$ cat flow/config.mk
export PLATFORM = sky130hd
export DESIGN_NAME = CRC
export DESIGN_NICKNAME = CRC
export VERILOG_FILES = /design/flow/design.v
export SDC_FILE = /design/flow/constraint.sdc
export NUM_CORES = 4
export LEC_CHECK = 0
export ABC_AREA = 1
export CAP_MARGIN = 20
export CORE_MARGIN = 2
export CORE_UTILIZATION = 72
export CTS_CLUSTER_DIAMETER = 381
export CTS_CLUSTER_SIZE = 46
export GPL_ROUTABILITY_DRIVEN = 0
export PLACE_DENSITY_LB_ADDON = 0.02
export SETUP_SLACK_MARGIN = -0.14
export SLEW_MARGIN = 20
$ cat flow/constraint.sdc
create_clock -name core_clock -period 1.35 [get_ports {clk}]
set_input_delay 0.2700 -clock core_clock [delete_from_list [all_inputs] [get_ports {clk}]]
set_output_delay 0.2700 -clock core_clock [all_outputs]
set_load 0.01 [all_outputs]
$ cat flow/design.v
module CRC(
input           clk,         
input           rst_n,       
input  [23:0]   Din,         
input           valid,       
input  [15:0]   size,        
output [14:0]   checksum,    
output          done         
);
reg [5:0] shift_count;       
reg [5:0] limit;             
wire [1:0] extra;            
wire [4:0] offset;           
wire finish;                 
reg [15:0] crc;                                    
localparam [15:0] polynomial = 16'b1100010110011001;      
reg CS, NS;
parameter IDLE = 1'b0, FIND = 1'b1;
always @(posedge clk or negedge rst_n)
begin
 if(~rst_n)
  CS <= IDLE;
 else CS <= NS;
end
always @(posedge clk)
begin
 case(CS)
  IDLE:
  begin
   crc <= (valid) ? (Din >> offset) : 16'hffff;             
   shift_count <= 0;
  end
  FIND:
  begin
  if(crc[15] == 1'b0)                                              
  begin                                                            
   if(shift_count < offset)                                        
    crc <= {crc[14:0],Din[offset - (shift_count + 6'd1)]};            
   else crc <= crc << 1;
   shift_count <= shift_count + 6'd1;
  end
  else crc <= crc ^ polynomial;                                    
  end
 endcase
end
always @(*)
begin
 limit = 6'd15 + offset;
 case(CS)
  IDLE:
  begin
   if(valid)
    NS = FIND;
   else NS = IDLE;
  end
  FIND:
  begin
   if(finish)
    NS = IDLE;
   else NS = FIND;
  end
  default: NS = IDLE;
 endcase
end
assign extra = size[2:0] - 3'd2;
assign offset = {extra, 3'b000};
assign finish = ((shift_count == limit) && (crc[15] == 1'b0)) ? 1'b1 : 1'b0;
assign done = (CS == FIND) && finish;
assign checksum = crc[14:0];
endmodule
$ cat flow/run.sh
#!/bin/bash
# the make line also repeats each setting of config.mk as NAME=value (left out here)
make -C /OpenROAD-flow-scripts/flow DESIGN_CONFIG=/design/flow/config.mk WORK_HOME=/design/flow/orfs CLKGATE_MAP_FILE= finish
==> summary.txt, run 1 <==
From the run reports.

- The flow did not finish.
- The failing step reads 3_3_place_gp.
- The tool reported: "[ERROR FLW-0024] Place density exceeds 1.0 (current PLACE_DENSITY_LB_ADDON =  0.02). Please check if the value of  PLACE_DENSITY_LB_ADDON is between 0 and 0.99".
- For this run, the chip area from Yosys synthesis comes to 0.001879 mm2.
- By area the synthesized netlist is led by edfxtp_1, nand2_1, a21oi_1, dfxtp_1, o21ai_0.
- The top cell type by total area after synthesis is edfxtp_1.
- The floorplan step defined a die boundary enclosing 0.003035 mm2.
- The synthesis-stage register bit count is 23.
- Among the non-sequential cells, simple AND/OR/NAND/NOR gates take the most area.
- From left edge to right edge, the die measures 55.09 um.
- The area fraction in xor and xnor cells reads 1.398%.
- The mapped netlist covers between 0.0015 and 0.002 mm2.
- The share of flip-flops with an asynchronous set or reset after synthesis is 4.348%.
- Yosys mapped a number of flops with a built-in enable equal to 14.
- The core outline area is between 0.002 and 0.0025 mm2.
- The cell count after synthesis reads 274.
- Per the synthesis report, the single largest cell type by area occupies 22.37% of cell area.
- Ranked by instance count, the synthesized netlist is headed by nand2_1, a21oi_1, o21ai_0, inv_1, nand3_1.
- The AND-OR/OR-AND share of the synthesized area is 20.71%.
- At floorplan, the net count of the design was reported as 322.
- Before placement the cells fill roughly three quarters of the core.
- The portion of netlist area occupied by mux cells is 0%.
- The floorplan report gives the top-level pin count as between 50 and 60.
- The warning count from the yosys run reads 1.
- The post-synthesis area per instance reads 6.859 um2.
- The number of placement rows reads 18.
- The vertical die dimension is between 50 and 60 um.
- Per the synthesis report, the simple-gate share of the synthesized area is approximately a quarter.
- The cell with the most instances after synthesis reads nand2_1.
- The count of different cell masters after synthesis reads 31.
- The most frequently used flop master after synthesis reads edfxtp_1.
- The post-synthesis sequential area ratio reads 32.22%.
- After synthesis, the design contains 274 cells according to Yosys.
- The share of synthesized cell area in full adder, half adder and majority cells reads 3.329%.
==> run 2, diff against run 1 <==
- CORE_UTILIZATION: 72 -> 71
- CTS_CLUSTER_DIAMETER: 381 -> 295
- GPL_ROUTABILITY_DRIVEN: 0 -> not set
- PLACE_DENSITY_LB_ADDON: 0.02 -> 0.1
- SETUP_SLACK_MARGIN: -0.14 -> 0.25
- clock period: 1.35 -> 1.77 ns (I/O delays scaled with it)
==> summary.txt, run 2 <==
From the run reports.

- The synthesized netlist devotes about a fifth of its cell area to compound gates.
- The overall die area is 0.003075 mm2.
- The warning count from the yosys run reads 1.
- The fraction of the mapped netlist area in simple logic gates reads between 20% and 30%.
- The share of the synthesized area in the top cell type is 22.37%.
- The core outline area is 0.002500 mm2.
- The summed instance area of the synthesized netlist reads approximately 0.0019 mm2.
- Per the synthesis report, the adder-cell share of the synthesized area is 3.329%.
- The post-synthesis sequential area ratio is between 30% and 40%.
- The synthesis-stage register bit count is 23.
- Counting flops with a built-in enable in the synthesized netlist gives 14.
- The area fraction in xor and xnor cells reads under 10%.
- In the synthesized netlist, the cells that appear most often are nand2_1, a21oi_1, o21ai_0, inv_1, nand3_1.
- The number of placement rows reads 18.
- The cell count listed in synth_stat.txt is around 270.
- The failing step is 3_3_place_gp.
- The floorplan net count reads 322.
- The starting utilization of the core area reads 75.18%.
- The die outline width reads between 50 and 60 um.
- The most frequently used flop master after synthesis reads edfxtp_1.
- Each instance of the synthesized netlist takes up on average 6.859 um2.
- The synthesized netlist contains 31 unique library cells.
- The cell with the most instances after synthesis reads nand2_1.
- After synthesis, the cell types taking the most area are edfxtp_1, nand2_1, a21oi_1, dfxtp_1, o21ai_0.
- The cell count after synthesis reads 274.
- The top logic cell family in the synthesized netlist is simple AND/OR/NAND/NOR gates.
- The flow did not finish.
- The top cell type by total area after synthesis is edfxtp_1.
- The area reported by Yosys stat is approximately 0.0019 mm2.
- Measured along the y axis, the die boundary spans 55.45 um.
- The number of placed I/O pins is 59.
- The tool reported: "[ERROR FLW-0024] Place density exceeds 1.0 (current PLACE_DENSITY_LB_ADDON =  0.1). Please check if the value of  PLACE_DENSITY_LB_ADDON is between 0 and 0.99".
- The portion of netlist area occupied by mux cells reads 0%.
- The share of flip-flops with an asynchronous set or reset after synthesis is 4.348%.
==> run 3, diff against run 2 <==
- ABC_AREA: 1 -> not set
- CELL_PAD_IN_SITES_GLOBAL_PLACEMENT: not set -> 1
- CORE_ASPECT_RATIO: not set -> 1.35
- CORE_UTILIZATION: 71 -> 35
- CTS_CLUSTER_DIAMETER: 295 -> 383
- CTS_CLUSTER_SIZE: 46 -> 98
- GPL_ROUTABILITY_DRIVEN: not set -> 0
- HOLD_SLACK_MARGIN: not set -> -0.08
- PLACE_DENSITY_LB_ADDON: 0.1 -> not set
- SETUP_SLACK_MARGIN: 0.25 -> -0.53
- TNS_END_PERCENT: not set -> 10
- clock period: 1.77 -> 5.5 ns (I/O delays scaled with it)
==> summary.txt, run 3 <==
Synthesis and PnR results.

- The headroom to the max-slew limit is 50.23%.
- The layout report lists the multi-input gate area as between 0.001 and 0.0015 mm2.
- The worst setup slack after placement reads 1.020 ns.
- The time the worst path needs with I/O delays and setup is 4.478 ns.
- The post-CTS setup-driven buffer insertion count reads 0.
- Looking at the clock tree report, the root buffer type is clkbuf_8.
- The setup TNS after final layout reads 0 ns.
- Once layout is complete, the cells apart from fillers number 279.
- The synthesized netlist has a Yosys-reported chip area of about 0.0018 mm2.
- The leakage component of the power was reported as 0.8311 nW.
- The top cell type by total area after synthesis reads edfxtp_1.
- Setup repair after global routing left no endpoint under its margin.
- The worst setup path is of the in -> out kind.
- The pin count of the biggest net entering global routing is 28.
- Dividing the detail-routed via count by the number of cells gives between 5 and 6.
- The global-route wire length before repair is about 8300 um.
- The starting utilization of the core area is 36.04%.
- The terminus of the critical flop-to-flop path is crc[0].
- For reference, the top logic cell family by area is multiplexers.
- The cell count listed in synth_stat.txt reads 193.
- The CTS tree is built.
- For the final database, setup skew stands at 0.01056 ns.
- The worst min-delay path startpoint reads crc[14].
- The relative contribution of combinational cells to total power reads 56.2%.
- The worst IR drop on VDD reads approximately 0.23 mV.
- Post-synth the commonest register cell is edfxtp_1.
- The number of sinks handled by clock tree synthesis reads 23.
- The area fraction in xor and xnor cells reads 3.865%.
- The worst reg-to-reg path cell count reads 7.
- The share of the synthesized area in the top cell type reads 23.19%.
- The total number of vias reads about 1,500.
- The portion of synthesized area spent on multiplexers is 17.25%.
- The cell count after synthesis is ~190.
- The fill cell total of the finished layout reads 537.
- The cell area after placement is 0.002177 mm2.
- The synthesis-stage register bit count reads 23.
- The buffer levels on the longest clock path is 2.
- The number of design-rule violations left by the first detailed-router iteration reads 99.
- The synthesized netlist devotes 16.91% of its cell area to compound gates.
- The switching power reads 486.3 uW.
- The post-synthesis sequential area ratio is 33.40%.
- The post-cts sizing count is 0.
- The number of detailed-route iterations in the first pass reads 4.
- The number of nets in the finished design reads between 200 and 300.
- The clock network accounts for 9.6% of the total power.
- The number of buffers added by the clock tree synthesis step is 3.
- The number of flops mapped to enable cells by yosys reads 14.
- Per the CTS log, the maximum H-tree level is 1.
- In the final routed layout, each cell accounts on average for 18.41 um.
- The summed instance area of the synthesized netlist reads approximately 0.0018 mm2.
- The final tally of hold violations is 0.
- The clock transition at the register clock pins on the worst setup and hold paths after CTS reads 0.10 ns.
- The fmax reads 223.3 MHz.
- In this run the count of I/O pins placed on the die edge is 59.
- From synthesis to final layout, the design area changed by 22.77%.
- The global route total overflow reads 0.
- The fraction of the mapped netlist area in simple logic gates is roughly 14%.
- By count the netlist is led by nand2_1, buf_4, edfxtp_1, mux2i_1, a21oi_1.
- The post-synthesis area per instance is 9.394 um2.
- The power per standard cell area is ~540 mW/mm2.
- The number of hold buffers added after CTS was 0.
- Together, buffers and inverters on the worst path number 4.
- The share of flip-flops with an asynchronous set or reset after synthesis is 4.348%.
- The total stage count of the critical path is 7.
- After detailed placement, the design holds a cell count of 275.
- Per STA, the highest per-stage delay on the worst path measures 0.61 ns.
- For reference, the placement row count at floorplan is 30.
- The warning count from the yosys run reads 1.
- The insertion delay of the later-clocked pin in the worst-skew pair reads approximately 0.28 ns.
- Across all hold checks on the routed design, the worst slack comes to between 0.4 and 0.5 ns.
- The overall global routing resource usage reads 19.00%.
- The internal power is 709.2 uW.
- The critical path goes through clkdlybuf4s50_1 -> buf_4 -> inv_2 -> ha_1 -> xor2_1 -> nor4_1 -> clkdlybuf4s50_1.
- The final antenna-violating net count reads 0.
- The via count of the first global-routing pass is 1,573.
- The initial antenna violation count is 0.
- The share of synthesized cell area in full adder, half adder and majority cells is between 3 and 4%.
- The final period utilization reads about four fifths.
- The reg-to-reg setup timing slack reads 2.74 ns.
- The end point of the critical path is done.
- The type recorded for the worst min-delay path is reg -> reg.
- The power in combinational cells reads 672 uW.
- After synthesis, the netlist uses 40 different library cells.
- The kind of cell adding the most delay to the critical path reads buffers and inverters.
- The number of slew-limit violations in the final report reads 0.
- The vertical die dimension reads 87.63 um.
- The end point of the most critical hold path reads crc[15].
- The number of logged tool warnings is 40.
- The proportion of total power due to net switching is 40.68%.
- The standard cell with the maximum stage delay on the critical path is clkdlybuf4s50_1.
- The HPWL after detailed placement is 3874 um.
- The final layout contains routed wiring with a total length of ~5100 um.
- The kind of end point of the critical path is an output port.
- The number of antenna repair diodes reads 0.
- The floorplan step set the die width to around 66 um.
- The overall die area reads 0.005778 mm2.
- The dominant power group reads combinational logic.
- The clock group total power is 114 uW.
- The sequential group power is about 400 uW.
- Looking at the max-slew report, the worst-margin pin has a slew of 0.7448 ns.
- STA lists the maximum fanout along the critical path as 22.
- The core outline area reads 0.005030 mm2.
- The OpenROAD report gives the critical path a data arrival time of 3.38 ns.
- The required time of the worst setup path is between 4 and 5 ns.
- Per STA, the startpoint of the critical path is size[1].
- The run finished with no timing, DRC or antenna violations.
- The floorplan net count is 241.
- Ranked by total cell area, the synthesized netlist is headed by edfxtp_1, dfxtp_1, mux2i_1, buf_4, mux4_2.
- The post-layout instance area reads 0.002226 mm2.
- The cell with the most instances after synthesis is nand2_1.
- Across all setup checks in the final design, the least slack found is 1.022 ns.
- The number of violations of the max-capacitance limit reads 0.
- Looking at the reg2reg group, the worst path starts from shift_count[2].
- The number of cells on the worst hold path is 2.
- Per the layout area report, the register area comes to 605.6 um2.
- The share of power burned in registers reads ~34%.
- Buffers placed on the I/O ports in this run total 44.
- The cell occurring most often along the worst timing path is clkdlybuf4s50_1.
- The final routed DRC violation total reads 0.
- The final setup violation count reads 0.
- The startpoint type of the worst setup path reads an input pin.
==> run 3: per-layer routing <==
| metal | vias to the layer above | share of wire (%) | track usage (%) |
|---|---|---|---|
| met5 | - | 0 | 0 |
| li1 | 735 | - | - |
| met3 | 8 | 4.0 | 2.828 |
| met4 | 0 | 2.0 | 7.421 |
| met2 | 48 | 50 | 31.40 |
| met1 | 723 | 44 | 24.96 |
==> run 3: cell type report <==
| type | instances | share of cell area [%] |
|---|---|---|
| sequential | 23 | 27.21 |
| inverter | 4 | 0.6745 |
| clock buffer | 3 | 1.855 |
| timing repair buffer | 47 | 20.80 |
| clock inverter | 1 | 0.3373 |
| tap | 64 | 3.598 |
| multi-input combinational | 137 | 45.53 |
==> run 3: stage by stage <==
| step | utilization [%] | power [mW] |
|---|---|---|
| CTS | 44.25 | 1.202 |
| finish | 44.25 | 1.195 |
| detailed placement | 43.28 | 1.083 |
| global placement | 43.28 | 1.072 |
| global route | 44.25 | 1.285 |
| floorplan | - | 0.9163 |
==> run 4, diff against run 3 <==
- ABC_AREA: not set -> 1
- CELL_PAD_IN_SITES_DETAIL_PLACEMENT: not set -> 2
- CELL_PAD_IN_SITES_GLOBAL_PLACEMENT: 1 -> not set
- CORE_ASPECT_RATIO: 1.35 -> 0.59
- CORE_MARGIN: 2 -> 9
- CORE_UTILIZATION: 35 -> 19
- CTS_CLUSTER_DIAMETER: 383 -> 163
- CTS_CLUSTER_SIZE: 98 -> 38
- GPL_ROUTABILITY_DRIVEN: 0 -> not set
- GPL_TIMING_DRIVEN: not set -> 0
- HOLD_SLACK_MARGIN: -0.08 -> 0.3
- MAX_ROUTING_LAYER: not set -> met4
- MIN_ROUTING_LAYER: not set -> met2
- PLACE_DENSITY_LB_ADDON: not set -> 0.21
- SETUP_SLACK_MARGIN: -0.53 -> 0.19
- SLEW_MARGIN: 20 -> 40
- TNS_END_PERCENT: 10 -> 80
- clock period: 5.5 -> 3.76 ns (I/O delays scaled with it)
==> summary.txt, run 4 <==
Synthesis and PnR results.

- The area fraction in xor and xnor cells is 1.398%.
- The critical path contains buffers and inverters numbering 4 combined.
- The first global-routing pass estimated 12,880 um of wire.
- The logs give a warning total of 40.
- For this configuration, the core starts out at a cell density of 19.80%.
- The share of power burned in registers reads about 25%.
- The most common cell in the synthesized netlist is nand2_1.
- The number of nets in the synthesized netlist is between 300 and 400.
- The post-CTS setup-driven buffer insertion count reads 0.
- The synthesis report lists the most area-consuming cells as edfxtp_1, nand2_1, a21oi_1, dfxtp_1, o21ai_0.
- The worst reg-to-reg path cell count reads 15.
- The global route total overflow is 0.
- The die is 147.5 um wide.
- The filler-free cell count of the finished design is 451.
- The proportion of total power due to net switching reads 49.21%.
- The final setup violation count reads 0.
- Timing would allow up to between 200 and 300 MHz.
- The count of different cell masters after synthesis reads 31.
- The placed instance count reads 448.
- For this run, asynchronously set or reset flops after synthesis account for under 10%.
- The headroom to the max-slew limit reads 48.65%.
- For the worst reg-to-reg path, the startpoint reported by OpenROAD is shift_count[0].
- Per the synth log, the flip-flop and latch total comes to 23.
- The final routed DRC violation total reads 0.
- The kind of end point of the critical path reads an output port.
- The final tally of hold violations reads 0.
- In this run the vertical extent of the chip is 94.39 um.
- The cell count after synthesis is 274.
- The via count of the first global-routing pass reads 3,432.
- Power attributed to sequential cells is roughly 590 uW.
- In this run the critical path is formed by dlygate4sd2_1 -> inv_4 -> ha_1 -> inv_1 -> nor2_1 -> nor4_2 -> and2_1 -> clkdlybuf4s50_1.
- The end point of the critical path is done.
- The post-cts hold buffer count is 0.
- The AND-OR/OR-AND share of the synthesized area is 20.71%.
- The worst IR drop on VDD reads approximately 0.19 mV.
- The final period utilization reads 91.54%.
- The post-synthesis area per instance reads between 6 and 7 um2.
- Hold analysis lists the worst path endpoint as crc[15].
- The portion of netlist area occupied by mux cells reads 0%.
- The slew at the pin closest to its max-slew limit reads between 0.7 and 0.8 ns.
- The routability congestion estimate from global placement reads 0.8892.
- The number of buffers added by the clock tree synthesis step is 3.
- At the worst endpoint, the required time is about 3.0 ns.
- Combinational power for this build is between 1.5 and 2 mW.
- The flow ran to the end and the layout has no timing, DRC or antenna violations.
- At the worst endpoint, the arrival time is 2.69 ns.
- The flow reports that combinational logic draws 64.9% of the design power.
- The start point of the critical path reads size[1].
- The startpoint type of the worst setup path reads an input pin.
- Power spread over the standard cell area amounts to 937.8 mW/mm2.
- The CTS tree reads built.
- The tightest hold margin is around 0.59 ns.
- The number of flops mapped to enable cells by yosys reads 14.
- The post-synthesis sequential area ratio reads 32.22%.
- In this run the full chip footprint comes out at around 0.014 mm2.
- The top logic cell family in the synthesized netlist reads simple AND/OR/NAND/NOR gates.
- The cell count listed in synth_stat.txt is 274.
- The terminus of the critical flop-to-flop path reads crc[0].
- The fraction of the mapped netlist area in simple logic gates reads 25.83%.
- The critical path in this run is classified as in -> out.
- The total number of vias reads 2,813.
- The number of levels in the clock H-tree reads 1.
- The standard cell with the maximum stage delay on the critical path reads clkdlybuf4s50_1.
- The clock transition at the register clock pins on the worst setup and hold paths after CTS reads 0.07 ns.
- The worst-case clock skew reads 0.002663 ns.
- Along the worst hold path, the cell count comes to 2.
- The insertion delay of the later-clocked pin in the worst-skew pair reads 0.26 ns.
- The switching power reads ~1.2 mW.
- In this run the maximum-capacitance check reported violations numbering 0.
- The core outline area is 0.009493 mm2.
- The number of nets in the finished design is 370.
- The most frequently used flop master after synthesis is edfxtp_1.
- The kind of cell adding the most delay to the critical path is buffers and inverters.
- The pin count of the biggest net entering global routing is 17.
- The wire-length estimate of the detail-placed layout is between 6000 and 7000 um.
- The number of antenna repair diodes reads 0.
- The report lists the number of standard-cell rows as 27.
- According to the report, the first pass of detailed routing completed in 4 iterations.
- The dominant power group reads combinational logic.
- The clock share of power reads between 10% and 20%.
- Summed over all layers, the routed wires come to around 8300 um.
- The classification of the worst-slack hold path is reg -> reg.
- The worst min-delay path startpoint is crc[14].
- The initial antenna violation count is 0.
- The number of design-rule violations left by the first detailed-router iteration reads 289.
- The report shows a maximum critical-path fanout of 16.
- The reg-to-reg setup timing slack is roughly 1.3 ns.
- The internal power reads 1.223 mW.
- The commonest cells after synthesis are nand2_1, a21oi_1, o21ai_0, inv_1, nand3_1.
- The number of slew-limit violations in the final report reads 0.
- Between the synthesized netlist and the finished layout, the area growth was recorded as 36.62%.
- The core utilization of the finished layout reads 27.05%.
- The post-detailed-route via-to-cell ratio reads 6.237.
- The total of buffers placed on input and output ports reads about 44.
- The tree is rooted in a clkbuf_16.
- The time the worst path needs with I/O delays and setup reads 3.442 ns.
- Counting the warning lines in the Yosys log gives 1.
- The area reported by Yosys stat reads 0.001879 mm2.
- The cell leakage power is between 1 and 1.5 nW.
- In this design, the stage delay of the slowest critical-path cell is 0.54 ns.
- The total stage count of the critical path is 8.
- In this run the biggest area consumer among cell types represents 22.37% of the synthesized area.
- The script logs the mean routed wire length per placed instance as 18.47 um.
- Setup repair after global routing left no endpoint under its margin.
- The number of placed I/O pins is 59.
- The final antenna-violating net count reads 0.
- The summed instance area of the synthesized netlist reads roughly 0.0019 mm2.
- The top cell type by total area after synthesis reads edfxtp_1.
- For this run, the total global-route usage over all layers was measured as 19.51%.
- The fill cell total of the finished layout is 1,123.
- Summing the areas of all fa, ha and maj instances in the mapped netlist gives ~3.3% of the synthesized area.
- The number of sinks handled by clock tree synthesis reads 23.
- The buffer levels on the longest clock path reads 2.
- In this run, power in the clock network comes to between 200 and 300 uW.
[run 4: per-stage QoR]
stage,setup WS (ns),power (mW),setup TNS (ns),area (um2)
detailed placement,-0.4408,2.108,-0.4408,2482
global route,0.1918,2.619,0,2567
CTS,0.3124,2.371,0,2565
global placement,-0.3668,2.014,-0.3668,2482
floorplan,1.049,1.521,0,1879
finish,0.3183,2.408,0,2567
[run 4: cell type report]
type	instances	area (um2)	area share (%)
plain buffers	26	168.9	6.579
flip-flops and latches	23	605.6	23.59
multi-input cells	190	972.2	37.87
repair buffers	44	437.9	17.06
well taps	130	162.7	6.335
clock buffers	3	75.07	2.924
clock inverters	1	5.005	0.1949
inverters	34	140.1	5.458
[run 4: routing by layer]
layer / global-route usage (%) / vias to the layer above / share of wire (%)
li1: - / 989 / -
met1: - / 990 / 0
met2: 19.03 / 789 / 47
met3: 30.21 / 45 / 50
met4: 1.688 / 0 / 2.7
met5: - / - / 0
[run 4: timing repair]
| item | in CTS | in global routing |
|---|---|---|
| resized | 4 | 0 |
| endpoints found under the hold margin | 0 | 0 |
| endpoints found under the setup margin | 1 | 0 |
==> run 5, diff against run 4 <==
- CAP_MARGIN: 20 -> 0
- CELL_PAD_IN_SITES_DETAIL_PLACEMENT: 2 -> not set
- CORE_ASPECT_RATIO: 0.59 -> 1.33
- CORE_MARGIN: 9 -> 2
- CORE_UTILIZATION: 19 -> 72
- CTS_CLUSTER_DIAMETER: 163 -> 372
- CTS_CLUSTER_SIZE: 38 -> 98
- GPL_TIMING_DRIVEN: 0 -> not set
- HOLD_SLACK_MARGIN: 0.3 -> not set
- MAX_ROUTING_LAYER: met4 -> not set
- MIN_ROUTING_LAYER: met2 -> not set
- PLACE_DENSITY: not set -> 0.4
- PLACE_DENSITY_LB_ADDON: 0.21 -> not set
- SETUP_SLACK_MARGIN: 0.19 -> 0.55
- SLEW_MARGIN: 40 -> 20
- TNS_END_PERCENT: 80 -> 20
- clock period: 3.76 -> 2.61 ns (I/O delays scaled with it)
==> summary.txt, run 5 <==
From the run reports.

- The post-synthesis sequential area ratio reads between 30 and 40%.
- Per the synthesis report, the dominant area consumer among library cells is edfxtp_1.
- The failing step reads 5_1_grt.
- The chip occupies ~0.0030 mm2.
- The portion of netlist area occupied by mux cells reads 0%.
- The number of flops mapped to enable cells by yosys reads 14.
- The netlist uses 31 different library cells.
- The synthesis-stage register bit count is 23.
- The share of flip-flops with an asynchronous set or reset after synthesis reads 4.348%.
- For reference, the post-synthesis area per instance comes to just under 7 um2.
- Per the OpenROAD floorplan log, the area of the core is about 0.0025 mm2.
- The cell count after synthesis came out at 274.
- The total of buffers placed on input and output ports reads 44.
- The die outline width is 48.30 um.
- The clock passes through at most 2 buffers.
- The area reported by Yosys stat is 0.001879 mm2.
- The summed instance area of the synthesized netlist reads between 0.0015 and 0.002 mm2.
- The area fraction in xor and xnor cells reads 1.398%.
- The floorplan net count reads 322.
- Ranked by total cell area, the synthesized netlist is headed by edfxtp_1, nand2_1, a21oi_1, dfxtp_1, o21ai_0.
- The number of sinks handled by clock tree synthesis reads 23.
- The overall global routing resource usage reads 67.05%.
- The post-cts hold buffer count is 0.
- The starting utilization of the core area is 75.29%.
- The share of synthesized cell area in full adder, half adder and majority cells reads ~3.3%.
- The vertical die dimension reads 62.92 um.
- In the synthesized netlist, the dominant kind of combinational cell is simple AND/OR/NAND/NOR gates.
- The tool reported: "[ERROR GRT-0232] Routing congestion too high. Check the congestion heatmap in the GUI".
- Of the post-synthesis cell area, the dominant cell type holds 22.37%.
- The fraction of the mapped netlist area in simple logic gates is 25.83%.
- According to the floorplan log, the row count is 21.
- The number of buffers added by the clock tree synthesis step is 3.
- The root buffer cell reads clkbuf_4.
- The HPWL after detailed placement is around 4000 um.
- The warning count from the yosys run is 1.
- The flow did not finish.
- The number of placed I/O pins is 59.
- The commonest register cell is edfxtp_1.
- By count the netlist is led by nand2_1, a21oi_1, o21ai_0, inv_1, nand3_1.
- The number of levels in the clock H-tree reads 1.
- The cell count listed in synth_stat.txt reads 274.
- The cell with the most instances after synthesis reads nand2_1.
- The routability congestion estimate from global placement is about 0.96.
- After global routing the overflow that remains totals 27.
- The AND-OR/OR-AND share of the synthesized area reads 20.71%.
[run 5: metrics by stage]
stage                     utilization [%]  instance area [um2]  worst slack (ns)  cells
after floorplan                         -                 1883            0.5540    274
after global placement              89.82                 2242           -0.3314    332
after detailed placement            89.82                 2242           -0.4517    332
after CTS                           92.68                 2313            0.4556    338
[run 5: routing by layer]
metal / global-route usage, % / GRT overflow
met1: 65.59 / 0
met2: 91.84 / 15
met5: 0 / 0
met3: 40.67 / 1
met4: 71.79 / 11
[run 5: timing repair]
action	4_1_cts
resized	20
buffers inserted	2
setup endpoints to repair	2
pin swaps	3
==> run 6, diff against run 5 <==
- ABC_AREA: 1 -> not set
- CAP_MARGIN: 0 -> 20
- CORE_ASPECT_RATIO: 1.33 -> 0.97
- CORE_UTILIZATION: 72 -> 26
- CTS_CLUSTER_DIAMETER: 372 -> 289
- CTS_CLUSTER_SIZE: 98 -> not set
- GPL_ROUTABILITY_DRIVEN: not set -> 1
- GPL_TIMING_DRIVEN: not set -> 0
- MAX_ROUTING_LAYER: not set -> met4
- PLACE_DENSITY: 0.4 -> not set
- SETUP_SLACK_MARGIN: 0.55 -> 0.62
- TNS_END_PERCENT: 20 -> 40
- clock period: 2.61 -> 7.08 ns (I/O delays scaled with it)
==> summary.txt, run 6 <==
Synthesis and PnR results.

- The flow ran to the end and the layout has no timing, DRC or antenna violations.
- The CTS tree reads built.
- The layout has 666 filler cells.
- For reference, the mux area share after synthesis is 17.25%.
- The fraction of the mapped netlist area in simple logic gates reads 14.42%.
- The global route total overflow reads 0.
- The post-synthesis sequential area ratio reads 33.40%.
- The area fraction in xor and xnor cells reads 3.865%.
- After Yosys synthesis, AND-OR and OR-AND compound gates account for 16.91% of the synthesized area.
- The share of synthesized cell area in full adder, half adder and majority cells reads 3.451%.
- The data arrival time of the worst path is around 4.0 ns.
- The most frequently used flop master after synthesis is edfxtp_1.
- The headroom to the max-slew limit reads 51.95%.
- Of the combinational cells, the family taking the most area is multiplexers.
- The startpoint type of the worst setup path is an input pin.
- The launching point of the worst reg2reg path is shift_count[2].
- The routability congestion estimate from global placement is 0.8592.
- The proportion of total power due to net switching is between 30 and 40%.
- The final period utilization reads 75.74%.
- In this run the top signal layer used is met4.
- The detailed router put a total of 2464 um of wire on met1.
- Of all nets on the critical path, the largest fanout is 10.
- The buffer levels on the longest clock path is 2.
- The setup TNS after final layout is 0 ns.
- The growth of design area from synthesis to finish is 33.26%.
- The end point of the critical path is done.
- For this run, the top clock speed supported by timing is 186.5 MHz.
- The post-route utilization of the core is recorded as 36.39%.
- The total of buffers placed on input and output ports reads 44.
- The commonest cells after synthesis are nand2_1, buf_4, edfxtp_1, mux2i_1, a21oi_1.
- Synthesis produced a netlist with a net count of 241.
- The start point of the critical path is size[1].
- The overall die area reads 0.007657 mm2.
- The routed design ends up with an antenna cell count of 0.
- STA classifies the critical path endpoint as an output port.
- The initial antenna violation count reads 0.
- The classification of the worst setup path reads in -> out.
- The clock transition at the register clock pins on the worst setup and hold paths after CTS reads 0.09 ns.
- The share of the synthesized area in the top cell type reads a little under a quarter.
- The post-cts sizing count reads 0.
- The floorplan step defined a core boundary enclosing 0.006640 mm2.
- The HPWL after detailed placement is ~3900 um.
- The slew at the pin closest to its max-slew limit reads 0.7026 ns.
- The tightest min-delay check is of the reg -> reg type.
- The required time of the worst setup path is 5.66 ns.
- The share of power burned in registers is 29.9%.
- The post-cts hold buffer count is 0.
- The worst reg-to-reg path cell count reads 8.
- The time the worst path needs with I/O delays and setup is about 5.4 ns.
- The number of violations of the max-capacitance limit reads 0.
- The via count of the first global-routing pass reads 1,552.
- The final antenna-violating net count reads 0.
- The starting utilization of the core area is 27.30%.
- The clock arrives with about 0.0064 ns of skew.
- The number of flops mapped to enable cells by yosys is 14.
- Measured along the y axis, the die boundary spans 86.24 um.
- The critical path's largest stage delay reads 0.63 ns.
- The terminus of the critical flop-to-flop path is crc[0].
- The detailed router reports a met3 wire length of between 400 and 500 um.
- The number of different library cells used by synthesis comes to 40.
- The main area contributors are edfxtp_1, dfxtp_1, mux2i_1, buf_4, mux4_2.
- Counting instances, the worst hold path has a depth of 2.
- Counting buffers and inverters, the worst setup path is 7 cells deep.
- The worst min-delay path startpoint reads crc[14].
- The number of placement rows is 29.
- The root buffer cell chosen for the clock tree is clkbuf_8.
- The insertion delay of the later-clocked pin in the worst-skew pair reads about 0.27 ns.
- The number of levels in the clock H-tree is 1.
- Per report_power, the top consumer among the power groups is combinational logic.
- The synthesis-stage register bit count is 23.
- The internal portion of the total power is 611.6 uW.
- The clock share of power is 8.4%.
- The area reported by Yosys stat reads ~0.0018 mm2.
- The sequential group power reads 298 uW.
- For this run, the number of Yosys warnings is 1.
- Per the detail_route report, the via count comes to 1,620.
- The cell leakage power reads 0.9308 nW.
- The die outline width reads 88.79 um.
- Summed over all combinational cells, the power is 614 uW.
- The number of logged tool warnings is 40.
- The global-route wire length before repair is 8155 um.
- The CTS log lists the clock sinks for this run as 23.
- The top cell type by total area after synthesis reads edfxtp_1.
- The end point of the most critical hold path is crc[15].
- Setup repair after global routing left no endpoint under its margin.
- The cell count listed in synth_stat.txt is 193.
- Per the repair_timing log after CTS, setup buffers inserted total 0.
- The reg-to-reg setup timing slack reads around 4.4 ns.
- The number of detailed-route iterations in the first pass is 4.
- Endpoints with negative setup slack in the final report add up to 0.
- Combinational cells account for about three fifths of the total power.
- The multi-input combinational cells in the finished layout cover a total of 0.001013 mm2.
- The share of flip-flops with an asynchronous set or reset after synthesis is 4.348%.
- The critical path goes through clkdlybuf4s50_1 -> buf_2 -> inv_2 -> ha_1 -> xor2_1 -> nor4_1 -> clkdlybuf4s50_1.
- Clock network power for this build is approximately 84 uW.
- The sequential cell area reads 605.6 um2.
- The switching component of the power was reported as 383.9 uW.
- In this run, the number of DRC markers left after iteration 0 of detailed routing was 192.
- For reference, the final report shows the hold violation count at 0.
- The slowest stage of the critical path belongs to the cell clkdlybuf4s50_1.
- After the last flow step, the layout net total stands at 290.
- The overall global routing resource usage reads approximately 14%.
- The power per standard cell area is 412.0 mW/mm2.
- The pin count of the biggest net entering global routing reads 15.
- The final routed DRC violation total reads 0.
- The average wire per cell in the routed design reads 15.47 um.
- After detailed routing, the number of vias per cell comes to 4.850.
- The critical path contains buffers and inverters numbering 4 combined.
- Per STA, the worst path accumulates the most delay in the family buffers and inverters.
- The cell with the most instances after synthesis is nand2_1.
- about 60 I/O pins were placed.
- The met2 wirelength from detailed routing reads approximately 2200 um.
- The number of slew-limit violations in the final report reads 0.
- The total routed wirelength reads 5167 um.
- The worst IR drop on VDD reads 0.1480 mV.
- The post-synthesis area per instance is 9.394 um2.
- The number of buffers added by the clock tree synthesis step is 3.
- The summed instance area of the synthesized netlist reads ~0.0018 mm2.
- The cell count after synthesis is 193.
- The cell occurring most often along the worst timing path reads clkdlybuf4s50_1.
-- run 6: cell type report --
| cell class | instances | area share [%] |
|---|---|---|
| multi-input cells | 137 | 41.95 |
| flip-flops and latches | 23 | 25.06 |
| repair buffers | 44 | 18.23 |
| plain buffers | 29 | 7.405 |
| well taps | 93 | 4.816 |
| clock buffers | 3 | 1.709 |
| inverters | 4 | 0.6214 |
| clock inverters | 1 | 0.2071 |
-- run 6: layer usage --
metal,GRT usage [%],up-vias
met3,2.571,2
met4,2.755,0
met2,19.81,77
met1,21.53,748
met5,-,-
li1,-,793
-- run 6: per-stage QoR --
stage / hold WS (ns) / area, um2 / setup slack [ns] / power [mW] / cells
3_3_place_gp: 0.4850 / 2370 / 1.688 / 0.9071 / 330
6_report: 0.5009 / 2416 / 1.718 / 0.9955 / 334
2_1_floorplan: 0.4503 / 1813 / 3.039 / 0.7119 / 193
3_5_place_dp: 0.4961 / 2370 / 1.665 / 0.9089 / 330
5_1_grt: 0.5244 / 2416 / 1.575 / 1.079 / 334
4_1_cts: 0.5124 / 2416 / 1.667 / 1.001 / 334
==> run 7, diff against run 6 <==
- CELL_PAD_IN_SITES_GLOBAL_PLACEMENT: not set -> 2
- CORE_ASPECT_RATIO: 0.97 -> not set
- CORE_UTILIZATION: 26 -> 40
- CTS_CLUSTER_DIAMETER: 289 -> not set
- GPL_ROUTABILITY_DRIVEN: 1 -> not set
- HOLD_SLACK_MARGIN: not set -> 0.2
- MAX_ROUTING_LAYER: met4 -> not set
- SETUP_SLACK_MARGIN: 0.62 -> not set
- TNS_END_PERCENT: 40 -> not set
- clock period: 7.08 -> 5.5 ns (I/O delays scaled with it)
==> summary.txt, run 7 <==
Synthesis and PnR results.

- The die outline width is 71.33 um.
- The sequential group power is about 380 uW.
- The most frequently used flop master after synthesis is edfxtp_1.
- The area fraction in xor and xnor cells is 3.865%.
- The synthesized netlist has a Yosys-reported chip area of 0.001813 mm2.
- The region available for standard cell placement spans around 0.0044 mm2.
- Synthesis handed over a netlist of 193 instances.
- Per the post-run analysis, buffers plus inverters along the critical path come to 4.
- Combinational logic burns 62.0% of the power.
- The wire length recorded after detailed routing is 5205 um.
- Static timing analysis puts the maximum clock frequency at 217.1 MHz.
- The clock transition at the register clock pins on the worst setup and hold paths after CTS is 0.09 ns.
- The power in combinational cells reads 802 uW.
- The largest driver fanout on the critical path reads 10.
- The post-cts sizing count reads 0.
- The slew at the pin closest to its max-slew limit reads 0.7025 ns.
- The AND-OR/OR-AND share of the synthesized area is 16.91%.
- Setup repair after global routing left no endpoint under its margin.
- The worst setup path is launched from an input pin.
- The worst-case clock skew reads 0.003416 ns.
- The clock share of power is 8.5%.
- The via count of the first global-routing pass reads 1,652.
- The clock group total power is 110 uW.
- In the final report, the number of hold violations comes to 0.
- After global routing the overflow that remains totals 0.
- The final antenna-violating net count is 0.
- The synthesis report lists the most area-consuming cells as edfxtp_1, dfxtp_1, mux2i_1, buf_4, mux4_2.
- Listed in order, past its start point the critical path passes clkdlybuf4s50_1 -> buf_2 -> inv_2 -> ha_1 -> xor2_1 -> nor4_1 -> clkdlybuf4s50_1.
- The post-synthesis area per instance is 9.394 um2.
- The classification of the worst setup path reads in -> out.
- The internal power reads 787.6 uW.
- Multiplexer cells account for ~17% of the synthesized area.
- For this design the static power due to leakage is between 0.9 and 1 nW.
- The number of flops mapped to enable cells by yosys is 14.
- The global-route wire length before repair is 8300 um.
- The worst path needs 4.607 ns of the cycle, external delays included.
- The share of the synthesized area in the top cell type is around 23%.
- The routability congestion estimate from global placement reads between 0.9 and 1.
- The top logic cell family in the synthesized netlist reads multiplexers.
- The cell count listed in synth_stat.txt is 193.
- In the Yosys stats the netlist draws on 40 distinct library cells.
- The routed design shows a via density per instance of 5.611.
- The setup TNS after final layout is 0 ns.
- Summed over all nets, the switching power comes to 504.9 uW.
- The share of synthesized cell area in full adder, half adder and majority cells reads 3.451%.
- TritonCTS built the clock tree.
- The worst min-delay path startpoint is crc[14].
- The headroom to the max-slew limit is 53.05%.
- The number of levels in the clock H-tree reads 1.
- The post-synthesis sequential area ratio is 33.40%.
- The number of placement rows reads 24.
- The starting utilization of the core area is 41.64%.
- The root buffer cell is clkbuf_8.
- The required time of the worst setup path is 4.40 ns.
- The capture point of the worst register-to-register path is recorded as crc[0].
- The post-CTS setup-driven buffer insertion count reads 0.
- The post-cts hold buffer count reads 0.
- The standard cell with the maximum stage delay on the critical path is clkdlybuf4s50_1.
- Per the detail_route report, routed wire per instance is 17.76 um.
- The number of buffers added by the clock tree synthesis step reads 3.
- The cell occurring most often along the worst timing path is clkdlybuf4s50_1.
- The floorplan net count is 241.
- The number of nets in the finished design is 290.
- The kind of cell adding the most delay to the critical path is buffers and inverters.
- Per report_power, the sequential group accounts for 29.5% of the total.
- The top cell type by total area after synthesis reads edfxtp_1.
- The number of design-rule violations left by the first detailed-router iteration is 115.
- The number of violations of the max-capacitance limit reads 0.
- The dominant power group reads combinational logic.
- The number of sinks handled by clock tree synthesis reads 23.
- The initial antenna violation count reads 0.
- The share of flip-flops with an asynchronous set or reset after synthesis is 4.348%.
- The vertical die dimension is a little over 70 um.
- The critical path's largest stage delay reads 0.61 ns.
- The classification of the worst-slack hold path is reg -> reg.
- The endpoint of the worst hold path is reported as crc[15].
- The insertion delay of the later-clocked pin in the worst-skew pair reads 0.27 ns.
- The summed instance area of the synthesized netlist reads approximately 0.0018 mm2.
- Per the breakdown, switching nets consume 39.06% of all power.
- Once layout is done, the placed cells without fillers occupy 0.002365 mm2.
- All stages included, the depth of the critical timing path comes to 7.
- The number of detailed-route iterations in the first pass reads 4.
- The end point of the critical path reads done.
- The warning count from the yosys run is 1.
- The number of slew-limit violations in the final report reads 0.
- The total of buffers placed on input and output ports is 44.
- The clock passes through at most 2 buffers.
- The launching point of the worst reg2reg path reads shift_count[2].
- The cell with the most instances after synthesis reads nand2_1.
- The start point of the critical path is size[1].
- Hold analysis shows the worst path with a depth of 2.
- The routed layout has 1,644 vias.
- The synthesis-stage register bit count reads 23.
- The overall global routing resource usage reads 21.15%.
- The final routed DRC violation total is 0.
- The pin count of the biggest net entering global routing is 15.
- The flow ran to the end and the layout has no timing, DRC or antenna violations.
- Per the detail_route report, inserted antenna diodes total 0.
- The reg-to-reg setup timing slack reads 2.79 ns.
- The kind of end point of the critical path is an output port.
- The worst IR drop on VDD reads 0.3294 mV.
- Per the run report, area growth between synthesis and finish was 30.43%.
- The fraction of the mapped netlist area in simple logic gates is 14.42%.
- The cell area after placement is about 0.0023 mm2.
- The end-of-flow timing check tallies setup violations at 0.
- The data arrival time of the worst path is 3.51 ns.
- The overall die area is 0.005087 mm2.
- The number of logged tool warnings reads 42.
- The worst reg-to-reg path cell count reads 8.
- Once detailed placement completed, the half-perimeter wirelength came to between 4000 and 5000 um.
- Sorting the synthesized cells by how often they occur yields nand2_1, buf_4, edfxtp_1, mux2i_1, a21oi_1.
- The power per standard cell area is 546.6 mW/mm2.
- The number of placed I/O pins is about 59.
- The final period utilization reads 83.76%.
[run 7: metrics by stage]
step / worst slack [ns] / hold WS [ns] / std cells / total power [mW] / util [%]
after global placement: 0.8990 / 0.4779 / 289 / 1.165 / 53.25
after floorplan: 2.091 / 0.4503 / 193 / 0.9163 / -
after detailed placement: 0.9152 / 0.4768 / 289 / 1.187 / 53.25
after global routing: 0.7426 / 0.5071 / 293 / 1.391 / 54.31
final: 0.8932 / 0.4869 / 293 / 1.293 / 54.31
after CTS: 0.8733 / 0.4906 / 293 / 1.301 / 54.31
[run 7: routing by layer]
metal  vias to the layer above  GRT usage (%)  part of all wire [%]
met5                         -              0                     0
met4                         0          5.241                   1.4
met3                         7          3.797                   6.4
met2                        48          34.57                    47
met1                       795          29.19                    46
li1                        794              -                     -
[run 7: cell type report]
class	count	area [um2]
Tap cell	52	65.06
Buffer	29	178.9
Multi-Input combinational cell	137	1013
Clock inverter	1	5.005
Inverter	4	15.01
Sequential cell	23	605.6
Timing Repair Buffer	44	440.4
Clock buffer	3	41.29
Fill cell	402	1989
==> run 8, diff against run 7 <==
- CELL_PAD_IN_SITES_GLOBAL_PLACEMENT: 2 -> 3
- CORE_ASPECT_RATIO: not set -> 0.5
- CORE_UTILIZATION: 40 -> 35
- CTS_CLUSTER_DIAMETER: not set -> 383
- CTS_CLUSTER_SIZE: not set -> 98
- GPL_ROUTABILITY_DRIVEN: not set -> 0
- GPL_TIMING_DRIVEN: 0 -> not set
- HOLD_SLACK_MARGIN: 0.2 -> -0.08
- PLACE_DENSITY: not set -> 0.35
- TNS_END_PERCENT: not set -> 10
==> summary.txt, run 8 <==
Synthesis and PnR results.

- After synthesis the cells add up to 0.001813 mm2.
- The critical path's largest stage delay is 0.60 ns.
- The classification of the worst setup path is in -> out.
- After synthesis, the most frequently instantiated cells are nand2_1, buf_4, edfxtp_1, mux2i_1, a21oi_1.
- The clock group total power is 114 uW.
- The most frequently used flop master after synthesis reads edfxtp_1.
- Of the total synthesized cell area, the portion taken by AND-OR and OR-AND cells is 16.91%.
- The total routed wirelength reads around 5000 um.
- The cell-mix breakdown from Yosys lists the simple-gate area share as 14.42%.
- The slew at the pin closest to its max-slew limit is 0.6667 ns.
- The end point of the most critical hold path is crc[15].
- The report lists the number of cells resized after CTS as 0.
- The overall die area reads 0.005807 mm2.
- The worst-case IR drop observed on VDD is 0.2821 mV.
- The final antenna-violating net count reads 0.
- The count of different cell masters after synthesis reads approximately 40.
- The number of design-rule violations left by the first detailed-router iteration reads around 86.
- The detailed router used layers up to and including met4.
- The synthesis-stage register bit count is 23.
- The detailed router reports a met3 wire length of slightly below 200 um.
- The area reported by Yosys stat reads 0.001813 mm2.
- The number of placement rows reads 18.
- The fill cell total of the finished layout reads 512.
- The cell sitting at the root of the clock tree is a clkbuf_8.
- The clock transition at the register clock pins on the worst setup and hold paths after CTS reads ~0.090 ns.
- The setup slack of the critical path after layout reads 1.088 ns.
- Yosys stat counts 193 cells in the synthesized netlist.
- The worst setup path is launched from an input pin.
- The dominant power group in this design is combinational logic.
- The flow ran to the end and the layout has no timing, DRC or antenna violations.
- The number of levels in the clock H-tree reads 1.
- The count of buffering cells on the critical path with inverters included reads 4.
- The final routed DRC violation total is 0.
- Before CTS, the worst setup slack after placement is 1.068 ns.
- The cell occurring most often along the worst timing path reads clkdlybuf4s50_1.
- The CTS tree is built.
- The synthesized netlist handed to floorplanning was reported with a cell count of about 190.
- In the final report, the number of hold violations comes to 0.
- The top logic cell family in the synthesized netlist reads multiplexers.
- Per the detail_route report, routed wire per instance is approximately 18 um.
- Counting along the longest clock path gives a buffer depth of 2.
- The leakage component of the power was reported as 0.8311 nW.
- The die outline width reads 105.8 um.
- The kind of cell adding the most delay to the critical path is buffers and inverters.
- The startpoint identified for the worst register-to-register timing path is shift_count[2].
- The growth of design area from synthesis to finish is 23.19%.
- The number of logged tool warnings is 42.
- Traced cell by cell, the critical path runs through clkdlybuf4s50_1 -> buf_4 -> inv_2 -> ha_1 -> xor2_1 -> nor4_1 -> clkdlybuf4s50_1.
- The data arrival time of the worst path is 3.31 ns.
- The number of nets in the finished design is 264.
- Per the timing report, the achievable frequency comes out to 226.6 MHz.
- The relative contribution of combinational cells to total power is 55.6%.
- The top cell type by total area after synthesis is edfxtp_1.
- The number of slew-limit violations in the final report reads 0.
- The initial antenna violation count is 0.
- By area the synthesized netlist is led by edfxtp_1, dfxtp_1, mux2i_1, buf_4, mux4_2.
- The worst pin sits at a relative slew slack of 55.45%.
- The total of buffers placed on input and output ports is approximately 44.
- The post-CTS setup-driven buffer insertion count reads 0.
- The power report lists the sequential group at 413 uW.
- The timing report shows that the slowest cell on the worst path is clkdlybuf4s50_1.
- The most critical min-delay path falls under reg -> reg.
- The worst min-delay path startpoint reads crc[14].
- The power in combinational cells reads 660 uW.
- Per the detail_route log, met2 wirelength is roughly 2100 um.
- The number of sinks handled by clock tree synthesis is 23.
- The number of placed I/O pins reads 59.
- The required time at the worst endpoint is listed as 4.40 ns.
- The end point of the critical path is done.
- The warning count from the yosys run is 1.
- The worst reg-to-reg path cell count is 7.
- The share of power burned in registers reads 34.8%.
- The final setup violation count is 0.
- The number of flops mapped to enable cells by yosys is 14.
- The post-synthesis sequential area ratio is 33.40%.
- For the final routed database, the setup TNS stands at 0 ns.
- The sequential cell area reads 605.6 um2.
- The floorplan net count reads between 200 and 250.
- The post-synthesis area per instance is 9.394 um2.
- Per the synthesis report, the adder-cell share of the synthesized area is roughly 3.5%.
- The share of the synthesized area in the top cell type is 23.19%.
- Of all nets on the critical path, the largest fanout is 22.
- The proportion of total power due to net switching reads 40.24%.
- Setup repair after global routing left no endpoint under its margin.
- The final power report lists total power as approximately 1.2 mW.
- The number of antenna repair diodes reads 0.
- The switching power reads between 400 and 500 uW.
- The worst setup path is captured at an output port.
- The time the worst path needs with I/O delays and setup reads about 4.4 ns.
- Per the OpenROAD floorplan log, the height of the die is 54.89 um.
- The number of cells on the worst hold path is 2.
- In the synthesized netlist the async set-or-reset flop fraction comes to 4.348%.
- The number of buffers added by the clock tree synthesis step reads 3.
- The number of violations of the max-capacitance limit reads 0.
- The total number of vias is 1,493.
- The cell with the most instances after synthesis is nand2_1.
- Dividing the detail-routed via count by the number of cells gives roughly 5.2.
- The starting utilization of the core area is 36.59%.
- The number of detailed-route iterations in the first pass reads 4.
- The global route total overflow is 0.
- Entering global routing, the biggest net connects 28 pins.
- Setup slack on the worst reg-to-reg path comes out at 2.81 ns.
- The HPWL after detailed placement reads 3730 um.
- The worst-case clock skew is 0.005168 ns.
- The start point of the critical path reads size[1].
- The flow reports that the clock network draws around a tenth of the design power.
- In this run, the synthesized area fraction spent on xor and xnor cells is recorded as 3.865%.
- The portion of netlist area occupied by mux cells reads 17.25%.
- OpenROAD reports that the post-layout worst path occupies 80.22% of the period.
- The total area of multi-input combinational cells is ~0.0010 mm2.
- Walking the critical path from launch to capture passes 7 cell instances.
- The via count of the first global-routing pass is 1,468.
- The overall global routing resource usage reads 18.44%.
- According to the floorplan report, the placeable core area is around 0.005 mm2.
- The placed instance count is 281.
- The power report lists cell-internal power as 709.1 uW.
- The worst register-to-register path ends at crc[0].
- The power per standard cell area is 531.3 mW/mm2.
- The filler-free cell count of the finished design reads about 290.
- The global-route wire length before repair reads around 8000 um.
- The insertion delay of the later-clocked pin in the worst-skew pair is between 0.2 and 0.3 ns.
- The post-cts hold buffer count reads 0.
- The wire length on met1 is 2675 um.
[run 8: metal layers]
| layer | vias to the layer above | track usage (%) |
|---|---|---|
| met5 | - | 0 |
| met4 | 0 | 2.193 |
| met3 | 2 | 3.981 |
| met2 | 26 | 28.49 |
| met1 | 727 | 27.38 |
| li1 | 738 | - |
[run 8: cell type report]
cell class	count	share of cell area (%)
multi-input combinational	137	45.38
sequential	23	27.11
timing repair buffer	47	20.73
tap	70	3.922
clock buffer	3	1.849
inverter	4	0.6723
clock inverter	1	0.3361
[run 8: through the flow]
stage | instance area [um2] | hold WS (ns) | util [%]
final | 2233 | 0.4985 | 45.08
after global routing | 2233 | 0.5142 | 45.08
after CTS | 2233 | 0.4928 | 45.08
after detailed placement | 2185 | 0.4745 | 44.09
after global placement | 2185 | 0.4793 | 44.09
after floorplan | 1813 | 0.4503 | -
==> run 9, diff against run 8 <==
- CELL_PAD_IN_SITES_GLOBAL_PLACEMENT: 3 -> not set
- CORE_ASPECT_RATIO: 0.5 -> not set
- CORE_UTILIZATION: 35 -> 40
- CTS_CLUSTER_DIAMETER: 383 -> not set
- CTS_CLUSTER_SIZE: 98 -> not set
- GPL_ROUTABILITY_DRIVEN: 0 -> not set
- HOLD_SLACK_MARGIN: -0.08 -> not set
- PLACE_DENSITY: 0.35 -> not set
- SETUP_SLACK_MARGIN: not set -> -0.36
- TNS_END_PERCENT: 10 -> not set
- clock period: 5.5 -> 4.47 ns (I/O delays scaled with it)
==> summary.txt, run 9 <==
Synthesis and PnR results.

- For this sky-water flow run, the detailed-routed wirelength per cell is reported as 17.65 um.
- The dominant power group in this design is combinational logic.
- The global route total overflow is 0.
- The most frequently used flop master after synthesis is edfxtp_1.
- TritonCTS built the clock tree.
- The standard cell with the maximum stage delay on the critical path is clkdlybuf4s50_1.
- The number of antenna repair diodes is 0.
- The worst setup path is launched from an input pin.
- The summed instance area of the synthesized netlist is roughly 0.0018 mm2.
- The end point of the most critical hold path is crc[15].
- In this run, placement finished with an instance count of 263.
- The synthesized design contains 14 enable-type register cells.
- The post-CTS setup-driven buffer insertion count is 0.
- The area fraction in xor and xnor cells reads between 3 and 4%.
- The post-detailed-route via-to-cell ratio is ~5.6.
- Following the worst setup path forward leads to its endpoint at done.
- The required time of the worst setup path is ~3.6 ns.
- The worst hold path passes through 2 cells.
- Per the OpenROAD timing report, the critical path contains 6 cells.
- Per the TritonCTS log, the buffer count is 3.
- The final setup violation count reads 0.
- Entering global routing, the biggest net connects 27 pins.
- The worst setup slack after placement reads 0.6602 ns.
- The total number of vias is 1,500.
- The fill cell total of the finished layout is about 400.
- The relative contribution of combinational cells to total power reads a little under three fifths.
- The worst path meets setup with 0.6872 ns of slack.
- The data arrival time of the worst path reads 2.89 ns.
- The area reported by Yosys stat is roughly 0.0018 mm2.
- The top cell type by total area after synthesis reads edfxtp_1.
- Synthesis produced between 150 and 200 cells.
- The synthesis-stage register bit count reads 23.
- The post-synthesis sequential area ratio reads around a third.
- The netlist uses 40 different library cells.
- Compared with the post-synthesis result, the final layout area differs by 21.81%.
- The share of power burned in registers reads between 30% and 40%.
- The clock network burns approximately a tenth of the power.
- The number of nets in the finished design reads around 260.
- The critical path goes through clkdlybuf4s50_1 -> inv_2 -> ha_1 -> xor2_1 -> nor4_1 -> clkdlybuf4s50_1.
- The die outline width reads 71.33 um.
- The critical path's largest stage delay is 0.61 ns.
- For this design, Yosys synthesis ends with a cell count of 193.
- The top logic cell family in the synthesized netlist reads multiplexers.
- The power report lists cell-internal power as 870.6 uW.
- The classification of the worst-slack hold path is reg -> reg.
- The core outline area is 0.004354 mm2.
- The terminus of the critical flop-to-flop path reads crc[0].
- The via count of the first global-routing pass is 1,495.
- The final routed DRC violation total is 0.
- Summed over the clock group, the power is 138 uW.
- The portion of netlist area occupied by mux cells reads 17.25%.
- The largest driver fanout on the critical path is 6.
- The power in combinational cells reads slightly above 800 uW.
- The worst-case reg-to-reg setup slack stands at 1.78 ns.
- Leaving out filler cells and counting taps, the final layout contains 267.
- Global routing used 18.88% of the available tracks across all layers.
- Once the floorplan was initialized, standard cells occupied 41.64% of the core.
- The post-cts sizing count reads 0.
- The cell-mix breakdown from Yosys lists the adder-cell area share as 3.451%.
- The post-synthesis area per instance is roughly 9.4 um2.
- Yosys instantiated no cell more often than nand2_1.
- OpenROAD reports that the post-layout worst path occupies between 80% and 90% of the period.
- The number of sinks handled by clock tree synthesis reads 23.
- The root buffer cell is clkbuf_8.
- The switching power is 575.5 uW.
- The slew at the pin closest to its max-slew limit is around 0.68 ns.
- The number of placed I/O pins reads 59.
- The warning count from the yosys run is 1.
- The number of placement rows is 24.
- The kind of end point of the critical path reads an output port.
- The worst VDD IR drop from the latest analysis is 0.3114 mV.
- The time the worst path needs with I/O delays and setup is roughly 3.8 ns.
- The worst reg-to-reg path cell count is 7.
- Per the synthesis report, the AND-OR/OR-AND share of the synthesized area is 16.91%.
- Yosys reports that the most numerous cell types are nand2_1, buf_4, edfxtp_1, mux2i_1, a21oi_1.
- The setup TNS after final layout is 0 ns.
- Buffers inserted to repair hold after CTS numbered 0.
- The HPWL after detailed placement is roughly 3500 um.
- The number of levels in the clock H-tree reads 1.
- The run finished with no timing, DRC or antenna violations.
- The final tally of hold violations reads 0.
- The initial antenna violation count is 0.
- The start point of the critical path is size[1].
- The routed design has 4712 um of wire.
- The number of detailed-route iterations in the first pass reads 4.
- The share of the synthesized area in the top cell type reads 23.19%.
- The routability congestion estimate from global placement reads 0.8043.
- The number of violations of the max-capacitance limit reads 0.
- The clock transition at the register clock pins on the worst setup and hold paths after CTS reads approximately 0.09 ns.
- The fmax is 264.4 MHz.
- The insertion delay of the later-clocked pin in the worst-skew pair reads 0.27 ns.
- Per the breakdown, switching nets consume between 30% and 40% of all power.
- The cell occurring most often along the worst timing path is clkdlybuf4s50_1.
- The classification of the worst setup path reads in -> out.
- The cell leakage power reads around 0.83 nW.
- By area the synthesized netlist is led by edfxtp_1, dfxtp_1, mux2i_1, buf_4, mux4_2.
- The share of flip-flops with an asynchronous set or reset after synthesis reads 4.348%.
- The buffer_ports step reported a buffer count of 44.
- The sequential group power is 501 uW.
- The count of nets left with antenna violations once routing finished came out at 0.
- For this block, the initial DRC count from the detailed router was ~160.
- The kind of cell adding the most delay to the critical path reads buffers and inverters.
- The total power consumption of the routed design is 1.446 mW.
- The overall die area is about 0.005 mm2.
- The count of buffering cells on the critical path with inverters included reads 3.
- The first global-routing pass estimated 7583 um of wire.
- The fraction of the mapped netlist area in simple logic gates reads 14.42%.
- The power per standard cell area is 654.9 mW/mm2.
- The floorplan net count is roughly 240.
- The number of logged tool warnings reads 40.
- Counting along the longest clock path gives a buffer depth of 2.
- The launching point of the worst reg2reg path is shift_count[2].
- In this run the most critical hold path is launched from crc[14].
- The headroom to the max-slew limit is between 50% and 60%.
- The number of slew-limit violations in the final report is 0.
- The worst-case clock skew reads around 0.0033 ns.
- Setup repair after global routing left no endpoint under its margin.
- The vertical die dimension reads 71.33 um.
-- run 9: layout make-up --
cell class | instances | area (um2) | area share [%]
clock inverters | 1 | 5.005 | 0.2266
repair buffers | 47 | 462.9 | 20.96
flip-flops and latches | 23 | 605.6 | 27.42
well taps | 52 | 65.06 | 2.946
multi-input cells | 137 | 1013 | 45.89
clock buffers | 3 | 41.29 | 1.870
inverters | 4 | 15.01 | 0.6799
-- run 9: metal layers --
metal	wire [um]	global-route usage (%)
met2	2189	31.07
met4	27	3.774
met5	0	0
met1	2226	26.38
met3	269	3.094
-- run 9: through the flow --
stage               hold WS, ns  cell area (um2)  util (%)
finish                   0.4843             2208     50.72
global route             0.5423             2208     50.72
CTS                      0.4882             2208     50.72
detailed placement       0.4731             2162     49.66
global placement         0.4753             2162     49.66
floorplan                0.4503             1813         -
==> run 10, diff against run 9 <==
- ABC_AREA: not set -> 1
- CORE_UTILIZATION: 40 -> 72
- CTS_CLUSTER_DIAMETER: not set -> 295
- CTS_CLUSTER_SIZE: not set -> 46
- PLACE_DENSITY_LB_ADDON: not set -> 0.1
- SETUP_SLACK_MARGIN: -0.36 -> -0.14
- clock period: 4.47 -> 1.35 ns (I/O delays scaled with it)
==> summary.txt, run 10 <==
From the run reports.

- The fraction of the mapped netlist area in simple logic gates is 25.83%.
- Per the OpenROAD floorplan log, the height of the die is 55.09 um.
- Counting flops and latches in the post-synthesis netlist gives 23.
- The die outline width is approximately 55 um.
- Counting distinct cell types in the post-synthesis netlist gives 31.
- After floorplanning, the core was divided into 18 placement rows.
- The core outline area reads roughly 0.0025 mm2.
- The share of synthesized cell area in full adder, half adder and majority cells reads under 10%.
- The failing step reads 3_3_place_gp.
- The warning count from the yosys run is 1.
- The cell with the most instances after synthesis is nand2_1.
- The share of the synthesized area in the top cell type is 22.37%.
- The overall die area is 0.003035 mm2.
- After Yosys synthesis, XOR and XNOR cells account for 1.398% of the synthesized area.
- The main area contributors are edfxtp_1, nand2_1, a21oi_1, dfxtp_1, o21ai_0.
- The share of the Yosys chip area taken by registers is 32.22%.
- The number of nets handed over by synthesis was approximately 320.
- The top logic cell family in the synthesized netlist is simple AND/OR/NAND/NOR gates.
- The share of flip-flops with an asynchronous set or reset after synthesis reads 4.348%.
- The synthesized design contains 14 enable-type register cells.
- The run stopped with a tool error.
- Of the total synthesized cell area, the portion taken by AND-OR and OR-AND cells is between 20% and 30%.
- Among all flip-flop cells after synthesis, the most frequent one is edfxtp_1.
- The starting utilization of the core area is approximately three quarters.
- After synthesis, the mean cell area works out to 6.859 um2.
- The number of placed I/O pins is between 50 and 60.
- The cell count listed in synth_stat.txt reads 274.
- The portion of netlist area occupied by mux cells is 0%.
- The first error in the log reads "[ERROR FLW-0024] Place density exceeds 1.0 (current PLACE_DENSITY_LB_ADDON =  0.1). Please check if the value of  PLACE_DENSITY_LB_ADDON is between 0 and 0.99".
- The cell count after synthesis reads approximately 270.
- The top cell type by total area after synthesis is edfxtp_1.
- The area reported by Yosys stat reads 0.001879 mm2.
- The summed instance area of the synthesized netlist reads 0.001879 mm2.
- Sorting the synthesized cells by how often they occur yields nand2_1, a21oi_1, o21ai_0, inv_1, nand3_1.
Power figures rest on the tool's default switching activity, not on a simulated workload.
